== run A ==
==> flow/design.v (excerpt) <==
module testpc(
	clock,   
	reset,   
	pc,   
	instruction,   
	mem_data,   
	mem_addr,   
	mem_wdata,   
	mwrite_enable,
	mread_enable,
	regwrite_enable,   
	write_addr,   
	reg_write_data   
	);
Size in the first run: ~1,700 cells after synthesis, about 140 flip-flops, ~100 I/O pins.
export LEC_CHECK = 0
export ABC_AREA = 1
export CAP_MARGIN = 0
export CORE_ASPECT_RATIO = 1.86
export CORE_MARGIN = 7
export CORE_UTILIZATION = 58
export CTS_CLUSTER_DIAMETER = 252
export CTS_CLUSTER_SIZE = 100
export SLEW_MARGIN = 20
export TNS_END_PERCENT = 20
create_clock -name core_clock -period 16.0 [get_ports {clock}]
run.sh (not shown) runs the stock make flow with config.mk's settings and CLKGATE_MAP_FILE=.
Run A completed; timing, DRC and antenna clean
Input changes introduced in run B (baseline for comparison: run A):
Settings: swapping 58 for 64 in CORE_UTILIZATION; swapping 7 for 10 in CORE_MARGIN; clearing CORE_ASPECT_RATIO, which used to be 1.86; swapping 0 for 30 in CAP_MARGIN.
### Flow results
Against run A, run B comes in 1.7 points higher on met3 capacity usage during global routing. In the tables for run B and run A, portion of total power attributed to the clock network reads lower with run A. Compared to run A, the routing of run B uses less wire. Combinational cell fraction of total power for run B: 0.3 points up relative to run A. On worst-case headroom to the max-slew limit, run B does better than run A. The via count number comes out lower for run A vs run B. NOTE horizontal die dimension run A->run B increased by more than a quarter. Changes observed in run B relative to run A: HPWL after detailed placement fell 1.7 mm, post-placement cell count lower.
Setup changes, run B to run C
Settings: PLACE_DENSITY_LB_ADDON: unset -> 0.04; CTS_CLUSTER_SIZE: 100 -> 98; CAP_MARGIN: 30 -> 0; CORE_UTILIZATION: 64 -> 30; CTS_CLUSTER_DIAMETER: 252 -> 396; CORE_ASPECT_RATIO: unset -> 0.5; TNS_END_PERCENT: 20 -> unset; CELL_PAD_IN_SITES_GLOBAL_PLACEMENT: unset -> 2; CORE_MARGIN: 10 -> 2.
### Flow results
Compared with run B, via count in run C decreased by a little under 10%. Looking at count of plain and timing-repair buffers in the layout, run C sits above run B. NOTE number of non-filler instances in the completed layout run B->run C increased by more than 10%. Insertion delay of the later-clocked pin in the worst-skew pair on run C is up relative to run B. Share of the clock period used by the worst path: run C < run B. Side by side, design area turned out higher in run C than in run B. The worst setup slack number comes out lower for run B vs run C. As far as chip area estimate from yosys synthesis goes, run C and run B are indistinguishable; the numbers are identical. NOTE number of design-rule violations left by the first detailed-router iteration run B->run C decreased by more than a quarter.
## Diff of input files: run D against run C
Settings: TNS_END_PERCENT newly set to 20; CTS_CLUSTER_DIAMETER changed from 396 to 252; CORE_ASPECT_RATIO removed (was 0.5); PLACE_DENSITY_LB_ADDON removed (was 0.04); CORE_UTILIZATION changed from 30 to 58; CAP_MARGIN changed from 0 to 20; CELL_PAD_IN_SITES_GLOBAL_PLACEMENT removed (was 2); CTS_CLUSTER_SIZE changed from 98 to 100; CORE_MARGIN changed from 2 to 7.
==> results <==
- Run C ended up with instruction[0] as its critical path startpoint; run D ended up with instruction[3].
- Diff run C -> run D | share of power burned in registers | increase of 1.6 points
- Met1 usage, run D and run C: lower on run C
- Diff run C -> run D: number of gates on the worst path with buffers counted fell 20%, wire length reported by the detailed router went down, power per cell area shrank by 3.5 nW/um^2.


Starting RTL as in the previous note.
clock: 15.4 ns
lec_check: 0
cap_margin: 20
core_margin: 2
core_utilization: 40
slew_margin: 20
The first run passed the timing, design-rule and antenna checks.
Edit:
--- a/flow/config.mk
+++ b/flow/config.mk
@@ -10 +10,3 @@
-export CORE_UTILIZATION = 40
+export CORE_UTILIZATION = 72
+export HOLD_SLACK_MARGIN = -0.08
+export PLACE_DENSITY = 0.79
@@ -11,0 +14 @@
+export TNS_END_PERCENT = 5
==> flow/constraint.sdc (replaced) <==
create_clock -name core_clock -period 13.7 [get_ports {clock}]
set_input_delay 2.7400 -clock core_clock [delete_from_list [all_inputs] [get_ports {clock}]]
set_output_delay 2.7400 -clock core_clock [all_outputs]
set_load 0.01 [all_outputs]
With this change the flow finished but failed the layout checks on negative setup slack.
Sequential power climbs by about a fifth.
Final cell count drops by a little under a tenth.
Global-route usage climbs by 27 points.
Wire length climbs by roughly a tenth.
Core utilization climbs by 41 points.
Setup slack loses 0.38 ns.
Clock power climbs by a little under a tenth.
Power climbs by about a fifth.
Edit:
--- a/flow/config.mk
+++ b/flow/config.mk
@@ -11,2 +11,3 @@
-export HOLD_SLACK_MARGIN = -0.08
-export PLACE_DENSITY = 0.79
+export CTS_CLUSTER_SIZE = 74
+export PLACE_DENSITY_LB_ADDON = 0.28
+export SETUP_SLACK_MARGIN = -0.66
@@ -14 +14,0 @@
-export TNS_END_PERCENT = 5
==> flow/constraint.sdc (replaced) <==
create_clock -name core_clock -period 11.0 [get_ports {clock}]
set_input_delay 2.2000 -clock core_clock [delete_from_list [all_inputs] [get_ports {clock}]]
set_output_delay 2.2000 -clock core_clock [all_outputs]
set_load 0.01 [all_outputs]
The changed run ended with an error in global routing, error GRT-0116.
Synthesized area is unchanged.
Die area is unchanged.
Synthesized cell count is unchanged.
Edit:
--- a/flow/config.mk
+++ b/flow/config.mk
@@ -10,4 +10 @@
-export CORE_UTILIZATION = 72
-export CTS_CLUSTER_SIZE = 74
-export PLACE_DENSITY_LB_ADDON = 0.28
-export SETUP_SLACK_MARGIN = -0.66
+export CORE_UTILIZATION = 40
==> flow/constraint.sdc (replaced) <==
create_clock -name core_clock -period 15.8 [get_ports {clock}]
set_input_delay 3.1600 -clock core_clock [delete_from_list [all_inputs] [get_ports {clock}]]
set_output_delay 3.1600 -clock core_clock [all_outputs]
set_load 0.01 [all_outputs]
Now the flow passed the timing, design-rule and antenna checks.
Area after synthesis is unchanged.
Synthesized cell count does not change.
Die area went up by 77%.
Edit:
--- a/flow/config.mk
+++ b/flow/config.mk
@@ -8 +8,2 @@
-export CAP_MARGIN = 20
+export CAP_MARGIN = 40
+export CORE_ASPECT_RATIO = 0.53
@@ -11,0 +13 @@
+export TNS_END_PERCENT = 85
==> flow/constraint.sdc (replaced) <==
create_clock -name core_clock -period 16.0 [get_ports {clock}]
set_input_delay 3.2000 -clock core_clock [delete_from_list [all_inputs] [get_ports {clock}]]
set_output_delay 3.2000 -clock core_clock [all_outputs]
set_load 0.01 [all_outputs]
After rerunning:
- register-to-register slack gets better by 0.31 ns
- core utilization climbs by 0.16 points
- global-route usage climbs by 1.6 points
- via count climbs by about 3%
- count of clock-buffer cells in the layout falls by 1
- first-iteration DRC count increases by 50%
- final area grows by about 1%
- die area stays flat
- final cell count increases by about 1.4%
No activity file was given, so power comes from the tool's default toggle rates.
